== run A ==
==> flow/design.v <==
`timescale 1ns / 1ps
module magnitude_wrapper(
	input aclk,
	input aresetn,
	input s_i_data_valid,
	output reg s_o_data_ready,
	input [31:0] s_i_data,
	output reg m_o_data_valid,
	input m_i_data_ready,
	output reg [31:0] m_o_data
    );
	reg [31:0] o_data_temp;
	reg [15:0] data_real;
	reg [15:0] data_imag;
	reg start_calc;
	reg ack_calc;
	wire [15:0] in_real = s_i_data[15:0];
	wire [15:0] in_imag = s_i_data[31:16];
	always @ (posedge aclk)
		begin
			if (aresetn == 0) begin
				s_o_data_ready <= 1'b0;
				start_calc <= 1'b0;
			end
			if (ack_calc == 1'b1) begin
				start_calc <= 0;
			end
			if ( (s_i_data_valid == 1'b1) && (ack_calc == 0)) begin
				if (in_real[15] == 1'b1)
					data_real <= ~in_real + 16'd1;
				else
					data_real <= in_real;
				if (in_imag[15] == 1'b1)
					data_imag <= ~in_imag + 16'd1;
				else
					data_imag <= in_imag;
				s_o_data_ready <= 1;
				start_calc <= 1'b1;
			end
		end
	always @ (posedge aclk)
		begin
			if (aresetn == 0) begin
				ack_calc <= 0;
			end
			if (start_calc == 1'b1) begin
				ack_calc <= 1;
				o_data_temp <= data_real*data_real + data_imag*data_imag;
			end
			else begin
				ack_calc <= 0;
			end
		end
	always @ (posedge aclk)
		begin
			if (aresetn == 0) begin
				m_o_data_valid <= 1'b0;
			end
			if (m_i_data_ready == 1'b1) begin
				if (ack_calc == 0) begin
					m_o_data_valid <= 1'b0;
				end
				else begin
					m_o_data_valid <= 1'b1;
					m_o_data <= o_data_temp;
				end
			end
		end
endmodule
clock: 11.4 ns
lec_check: 0
abc_area: 1
cap_margin: 30
core_aspect_ratio: 1.9
core_margin: 2
core_utilization: 22
cts_cluster_diameter: 268
cts_cluster_size: 100
setup_slack_margin: -0.36
slew_margin: 5
run.sh (not shown) runs the stock make flow with config.mk's settings and CLKGATE_MAP_FILE=.
Run A finished all stages; the layout is clean.
Input-level comparison between run B and run A:
Settings: a change of CORE_ASPECT_RATIO from 1.9 to 0.5; a change of SLEW_MARGIN from 5 to 20; a change of CTS_CLUSTER_DIAMETER from 268 to 186; an added TNS_END_PERCENT of 50; a deleted ABC_AREA that had been 1.
[summary]
- [compare] base=run A new=run B: net count of the mapped netlist lost about 15%, final worst hold slack lost 0.041 ns, amount of wire on met2 after detailed routing lost about 36%.
- Diff run B and run A: clock network latency to the later pin of the worst-skew pair lower in run B
- Taking run A as the reference, in run B via count down 14%; area of the multi-input gates decreased about 0.6%; depth of the worst register-to-register path climbed about 5%.
The following lists how run C was set up differently from run B:
Settings: CORE_UTILIZATION: 22 -> 58; SETUP_SLACK_MARGIN: -0.36 -> unset; CTS_CLUSTER_DIAMETER: 186 -> unset; CORE_ASPECT_RATIO: 0.5 -> unset; TNS_END_PERCENT: 50 -> unset; CTS_CLUSTER_SIZE: 100 -> unset; CAP_MARGIN: 30 -> 20; the clock period (ns, I/O delays scaled along): 11.4 -> 4.54.
Notes after the runs:
- [diff] maximum clock frequency, run C relative to run B: improvement
- No crash in run C: every stage finished, but the layout fails its final checks due to setup timing.
- Run C against run B: vertical extent of the die went down about 13%.
- Going from run B to run C, the setup slack was found to have gone down by 5.91 ns.
- Higher time the final worst path needs with I/O delays and setup goes to run B over run C.
- Final area was higher in run C than in run B.
- Pre-CTS worst setup slack ends up lower on run C.
- More vias were needed by run C than by run B.
### run C -> run D
Settings: CTS_CLUSTER_SIZE: unset -> 93; CORE_UTILIZATION: 58 -> 72; ABC_AREA: unset -> 1; TNS_END_PERCENT: unset -> 15; the clock period (ns, I/O delays scaled along): 4.54 -> 5.29.
Findings:
Run D — total track usage 14 points higher, run C as reference. Per the comparison of run D with run C, clock-cell share of area about even; count of cell instances traversed by the critical path now larger; core occupancy in the finished layout higher; worst stage delay on the critical path went up. Although it ran to completion, run D produced a layout that fails the final checks because of setup timing.

---

v45:
Starts from the design.v that is shown in full above.
clock: 10.0 ns
lec_check: 0
abc_area: 1
cap_margin: 20
core_margin: 2
core_utilization: 38
cts_cluster_diameter: 393
cts_cluster_size: 53
hold_slack_margin: -0.06
slew_margin: 25
Here is what was changed in the inputs of v13 compared with v45.
Settings: CTS_CLUSTER_DIAMETER: 393 -> 97; GPL_TIMING_DRIVEN: unset -> 1; CORE_MARGIN: 2 -> 9; SLEW_MARGIN: 25 -> 20; CORE_UTILIZATION: 38 -> 19; MIN_ROUTING_LAYER: unset -> met2; HOLD_SLACK_MARGIN: -0.06 -> unset; GPL_ROUTABILITY_DRIVEN: unset -> 0; CORE_ASPECT_RATIO: unset -> 1.32; ABC_AREA: 1 -> unset; CTS_CLUSTER_SIZE: 53 -> unset.
Findings:
- Between v45 and v13, the instance count on the critical path is higher for v45.
- v13 vs v45: detailed-route wire length up in v13
- Going from v45 to v13, final critical-path setup slack decreased by 0.98 ns relative to the old numbers; shortest period the worst path allows increased by 0.98 ns relative to the old numbers; number of nets in the final layout decreased by 15% relative to the old numbers; register-to-register slack decreased by 0.98 ns relative to the old numbers.
diff inputs: v13 => v35
Settings: MIN_ROUTING_LAYER removed (was met2); CTS_CLUSTER_DIAMETER changed from 97 to 32; GPL_TIMING_DRIVEN removed (was 1); CORE_UTILIZATION changed from 19 to 35; CORE_MARGIN changed from 9 to 2; CORE_ASPECT_RATIO removed (was 1.32); GPL_ROUTABILITY_DRIVEN removed (was 0).
Results
- The total die size of v35 was superior to that of v13.
- In v35, the shortest clock period the worst path allows after layout came out 0.039 ns below the value in v13.
- The run with more routed wire is v13, not v35.
Modified inputs, v17 compared to v35
Settings: MIN_ROUTING_LAYER newly set to met2; CORE_UTILIZATION changed from 35 to 40; GPL_TIMING_DRIVEN newly set to 0; CTS_CLUSTER_DIAMETER changed from 32 to 97; CORE_MARGIN changed from 2 to 9; CORE_ASPECT_RATIO newly set to 1.32.
Findings:
v35 tops out at a higher clock frequency than v17.
Between v35 and v17, the flow reports detailed-route wire length per cell increasing by more than 10%.
v17: global-route track usage on met2 5.0 points above v35
From v35 to v17, total of hold buffers inserted after clock tree synthesis did not move at all.
Against v35, v17 comes in 0.30 ns lower on setup slack.
v35 → v17: cell count after placement -43, worst slew margin relative to its limit went up.
